==> juniper <==
// convolver
module convolver #(
	parameter n = 8'h0a,	 
	parameter k = 8'h03,  
	parameter s = 1,  
	parameter BL = 16,  
	parameter Q = 12  
	)(
	input logic clk,
	input logic rst,
	input logic ce,
	input logic [BL-1:0] activation,
	input logic [(k*k)*BL-1:0] weight1,
	output logic [31:0] conv_op,
	output logic valid_conv,
	output logic end_conv
	);
clock: 6.89 ns
lec_check: 0
cap_margin: 0
core_margin: 2
core_utilization: 72
cts_cluster_diameter: 42
cts_cluster_size: 23
place_density: 0.66
setup_slack_margin: 0.96
slew_margin: 20
run.sh (not shown) runs the stock make flow with config.mk's settings and CLKGATE_MAP_FILE=.
==> inputs of garnet, as changes to juniper <==
CAP_MARGIN = 20   (was 0)
CORE_MARGIN = 4   (was 2)
CORE_UTILIZATION = 57   (was 72)
CTS_CLUSTER_DIAMETER = 398   (was 42)
CTS_CLUSTER_SIZE = unset   (was 23)
GPL_ROUTABILITY_DRIVEN = 0   (was unset)
MIN_ROUTING_LAYER = met2   (was unset)
PLACE_DENSITY = unset   (was 0.66)
SETUP_SLACK_MARGIN = 0.26   (was 0.96)
SLEW_MARGIN = 5   (was 20)
TNS_END_PERCENT = 60   (was unset)
==> flow/constraint.sdc (replaced) <==
create_clock -name core_clock -period 7.26 [get_ports {clk}]
set_input_delay 1.4520 -clock core_clock [delete_from_list [all_inputs] [get_ports {clk}]]
set_output_delay 1.4520 -clock core_clock [all_outputs]
set_load 0.01 [all_outputs]
==> inputs of fjord, as changes to juniper <==
CTS_CLUSTER_DIAMETER = unset   (was 42)
CTS_CLUSTER_SIZE = unset   (was 23)
PLACE_DENSITY = 0.65   (was 0.66)
SETUP_SLACK_MARGIN = unset   (was 0.96)
==> flow/constraint.sdc (replaced) <==
create_clock -name core_clock -period 3.35 [get_ports {clk}]
set_input_delay 0.6700 -clock core_clock [delete_from_list [all_inputs] [get_ports {clk}]]
set_output_delay 0.6700 -clock core_clock [all_outputs]
set_load 0.01 [all_outputs]
==> inputs of maple, as changes to juniper <==
CAP_MARGIN = 20   (was 0)
CORE_UTILIZATION = 40   (was 72)
CTS_CLUSTER_DIAMETER = unset   (was 42)
CTS_CLUSTER_SIZE = unset   (was 23)
PLACE_DENSITY = unset   (was 0.66)
SETUP_SLACK_MARGIN = unset   (was 0.96)
==> flow/constraint.sdc (replaced) <==
create_clock -name core_clock -period 7.65 [get_ports {clk}]
set_input_delay 1.5300 -clock core_clock [delete_from_list [all_inputs] [get_ports {clk}]]
set_output_delay 1.5300 -clock core_clock [all_outputs]
set_load 0.01 [all_outputs]
==> qor summary <==
| item | fjord | maple | juniper | garnet |
|---|---|---|---|---|
| Multi-input combinational cell count | - | 7894 | 7894 | 7894 |
| Buffers inserted by post-CTS timing repair | 330 | 0 | 135 | 21 |
| Max Cap Viol | - | 0 | 0 | 0 |
| Final net count | - | 16100 | 16600 | 16400 |
| Worst slack at placement | -3840 ps | -450 ps | -1060 ps | -950 ps |
| End point of the most critical hold path | - | for_loop1[5].genblk1.genblk1.SR.sh_r[3][4]$_DFFE_PP0P_ | for_loop1[2].genblk1.genblk1.SR.sh_r[1][28]$_DFFE_PP0P_ | for_loop1[5].genblk1.genblk1.SR.sh_r[3][2]$_DFFE_PP0P_ |
| Number of stages on the worst setup path | - | 24 | 24 | 23 |
| Number of hold violations in the final report | - | 0 | 0 | 0 |
| Chip height | 404 microns | 541 microns | 404 microns | 458 microns |
| Largest fanout on the critical path | - | 18 | 7 | 10 |
| Post-layout period usage | - | 96.5% | 103% | 96.3% |
| Outcome | aborted with a tool error | timing/DRC/antenna clean | failed layout checks | timing/DRC/antenna clean |
| Failing step | global routing | - | - | - |
| Reasons for failing layout checks | - | - | negative setup slack | - |
| CP dominant cell by count | - | sky130_fd_sc_hd__fa_1 | sky130_fd_sc_hd__fa_1 | sky130_fd_sc_hd__fa_1 |
| Top Layer Used | - | met5 | met5 | met5 |
| Endpoint of the worst setup timing path | - | for_loop1[3].genblk1.MAC2.r_o[27]$_DFFE_PP0P_ | for_loop1[4].genblk1.MAC2.r_o[26]$_DFFE_PP0P_ | for_loop1[8].genblk1.genblk1.MAC0.r_o[29]$_DFFE_PP0P_ |
| Post-DP Area | 131000 sq um | 129000 sq um | 129000 sq um | 129000 sq um |
